## aoc_day2
module aoc_day2 (
    input         clock,
    input         reset,
    input  [63:0] data_value,
    input         data_valid,
    output        data_ready,
    output        result_valid,
    output [63:0] result_value
);
    wire [1:0] debug_unused;
    aoc aoc (
        .clock        (clock),
        .reset        (reset),
        .puzzle       (5'b00100),
        .data_value   (data_value),
        .data_valid   (data_valid),
        .data_ready   (data_ready),
        .result_valid (result_valid),
        .result_value (result_value),
        .debug        (debug_unused)
    );
endmodule
For scale: about 4300 cells after synthesis, roughly 400 flip-flops.
Settings: LEC_CHECK=0, ABC_AREA=1, CAP_MARGIN=30, CELL_PAD_IN_SITES_DETAIL_PLACEMENT=1, CORE_MARGIN=2, CORE_UTILIZATION=62, CTS_CLUSTER_DIAMETER=179, MAX_ROUTING_LAYER=met4, PLACE_DENSITY_LB_ADDON=0.26, SETUP_SLACK_MARGIN=0.02, SLEW_MARGIN=20, TNS_END_PERCENT=75; clock period 5.83 ns.
run.sh (not shown) runs the stock make flow with config.mk's settings and CLKGATE_MAP_FILE=.
The starting point ended with an error in detailed placement (3_5_place_dp).
Change:
ABC_AREA = default   (was 1)
CAP_MARGIN = 20   (was 30)
CELL_PAD_IN_SITES_DETAIL_PLACEMENT = default   (was 1)
CORE_UTILIZATION = 68   (was 62)
CTS_CLUSTER_DIAMETER = default   (was 179)
CTS_CLUSTER_SIZE = 41   (was default)
MAX_ROUTING_LAYER = default   (was met4)
PLACE_DENSITY_LB_ADDON = default   (was 0.26)
SETUP_SLACK_MARGIN = default   (was 0.02)
TNS_END_PERCENT = default   (was 75)
clock period = 3.22 ns   (was 5.83 ns; I/O delays follow)
With this change the flow went through all stages and came out clean.
Die size came out lower by 20%.
Area after synthesis came out lower by 12%.
Synthesized cell count came out lower by 29%.
Change:
CORE_UTILIZATION = 40   (was 68)
CTS_CLUSTER_SIZE = default   (was 41)
clock period = 3.93 ns   (was 3.22 ns; I/O delays follow)
Final area is lower by a few percent.
Maximum frequency shrinks by roughly a tenth.
Wire length is higher slightly.
Combinational power decreases by a quarter to a third.

---

aoc_day2 again, from the RTL that the note above started with.
clock: 2.17 ns
lec_check: 0
abc_area: 1
cap_margin: 20
core_margin: 2
core_utilization: 72
cts_cluster_diameter: 400
cts_cluster_size: 95
place_density: 0.4
slew_margin: 20
tns_end_percent: 10
The first run stopped in global routing.
Rerun with:
--- a/flow/config.mk
+++ b/flow/config.mk
@@ -8 +7,0 @@
-export ABC_AREA = 1
@@ -12,3 +11,2 @@
-export CTS_CLUSTER_DIAMETER = 400
-export CTS_CLUSTER_SIZE = 95
-export PLACE_DENSITY = 0.4
+export CTS_CLUSTER_DIAMETER = 62
+export PLACE_DENSITY = 0.66
@@ -16 +13,0 @@
-export TNS_END_PERCENT = 10
==> flow/constraint.sdc (replaced) <==
create_clock -name core_clock -period 4.78 [get_ports {clock}]
set_input_delay 0.9560 -clock core_clock [delete_from_list [all_inputs] [get_ports {clock}]]
set_output_delay 0.9560 -clock core_clock [all_outputs]
set_load 0.01 [all_outputs]
Now the flow finished clean. Synthesized cell count falls by 29%. Synthesized area goes down by 12%. Die size decreases by 12%.

---

aoc_day2 again, from the RTL that the note above started with.
export LEC_CHECK = 0
export ABC_AREA = 0
export CAP_MARGIN = 20
export CORE_ASPECT_RATIO = 0.89
export CORE_MARGIN = 2
export CORE_UTILIZATION = 41
export CTS_CLUSTER_DIAMETER = 66
export MIN_ROUTING_LAYER = met2
export PLACE_DENSITY_LB_ADDON = 0.09
export SETUP_SLACK_MARGIN = 0.53
export SLEW_MARGIN = 20
create_clock -name core_clock -period 3.31 [get_ports {clock}]
Then changed:
Settings changed: ABC_AREA 0 to unset, CORE_ASPECT_RATIO 0.89 to unset, CORE_UTILIZATION 41 to 32, CTS_CLUSTER_DIAMETER 66 to unset, MIN_ROUTING_LAYER met2 to unset, PLACE_DENSITY_LB_ADDON 0.09 to unset, SETUP_SLACK_MARGIN 0.53 to unset.
Clock period 3.31 ns to 3.93 ns, I/O delays scaled along.
Effect: Non-clock buffer count falls by 192. Worst setup slack gains 0.16 ns. Power went down by 35%. Via count fell by about 33%. Design area falls by about 13%. Final cell count is about the same. Sequential cell count does not change. Synthesized area does not change.
Then changed:
Settings changed: CORE_UTILIZATION 32 to 66, MAX_ROUTING_LAYER set to met4.
Clock period 3.93 ns to 3.18 ns, I/O delays scaled along.
The new run completed with no timing, DRC or antenna violations.
Count of clock-buffer cells in the layout fell by 3.
Power climbs by a quarter to a third.
Synthesized cell count stays the same.
Clock skew falls by 0.022 ns.
Die size falls by well over a third.
Hold slack hardly moves.
Then changed:
Settings changed: CORE_UTILIZATION 66 to 67, CTS_CLUSTER_SIZE set to 20, MAX_ROUTING_LAYER met4 to unset.
Clock period 3.18 ns to 3.35 ns, I/O delays scaled along.
What happened:
- worst setup slack gains 0.043 ns
- final area shrinks by 2.9%
- routed wire length went down by 2.5%
- global-route usage decreases by 0.62 points
- power is lower by 7.0%
- first-iteration DRC count decreases by 11%
- die size decreases by 1.5%
- clock power is lower by about 0.8%
Then changed:
Settings changed: CAP_MARGIN 20 to 0, CORE_UTILIZATION 67 to 72, CTS_CLUSTER_DIAMETER set to 62, PLACE_DENSITY set to 0.66.
Clock period 3.35 ns to 4.47 ns, I/O delays scaled along.
Sequential share of layout area rose by 1.5 points.
Via count is lower by 0.73%.
Sequential power came out lower by 23%.
Wire length came out lower by 4.3%.
Final cell count is lower by 3.1%.

---

Starting RTL as in the previous note.
clock: 3.18 ns
lec_check: 0
cap_margin: 20
core_margin: 2
core_utilization: 72
max_routing_layer: met4
place_density: 0.95
setup_slack_margin: 0.94
slew_margin: 20
The starting point stopped in global routing (5_1_grt).
Edit:
CORE_UTILIZATION = 64   (was 72)
MAX_ROUTING_LAYER = unset   (was met4)
PLACE_DENSITY = unset   (was 0.95)
SETUP_SLACK_MARGIN = unset   (was 0.94)
clock period = 5.62 ns   (was 3.18 ns; I/O delays follow)
Now the flow finished with timing, DRC and antenna clean. Synthesized cell count is unchanged. Area after synthesis does not change. Die area rose by 12%.
Edit:
ABC_AREA = 1   (was unset)
CORE_UTILIZATION = 65   (was 64)
clock period = 1.14 ns   (was 5.62 ns; I/O delays follow)
Outcome: This time the run died in global routing (5_1_grt) with GRT-0116. Synthesized cell count is higher by 41%. Synthesized area rose by 14%. Die area came out higher by 12%.
Edit:
ABC_AREA = unset   (was 1)
CORE_UTILIZATION = 10   (was 65)
clock period = 5.62 ns   (was 1.14 ns; I/O delays follow)
This time the run completed without violations. Die size climbs to 5.6 times its value. Area after synthesis drops by roughly a tenth. Synthesized cell count drops by a quarter to a third.
Edit:
ABC_AREA = 1   (was unset)
CORE_ASPECT_RATIO = 1.4   (was unset)
CORE_UTILIZATION = 72   (was 10)
CTS_CLUSTER_SIZE = 10   (was unset)
clock period = 1.14 ns   (was 5.62 ns; I/O delays follow)
Now the flow stopped in clock tree synthesis (4_1_cts).
Die size goes down by 84%.
Synthesized area came out higher by about 14%.
Synthesized cell count goes up by about 40%.
Power and IR drop assume default switching activity.
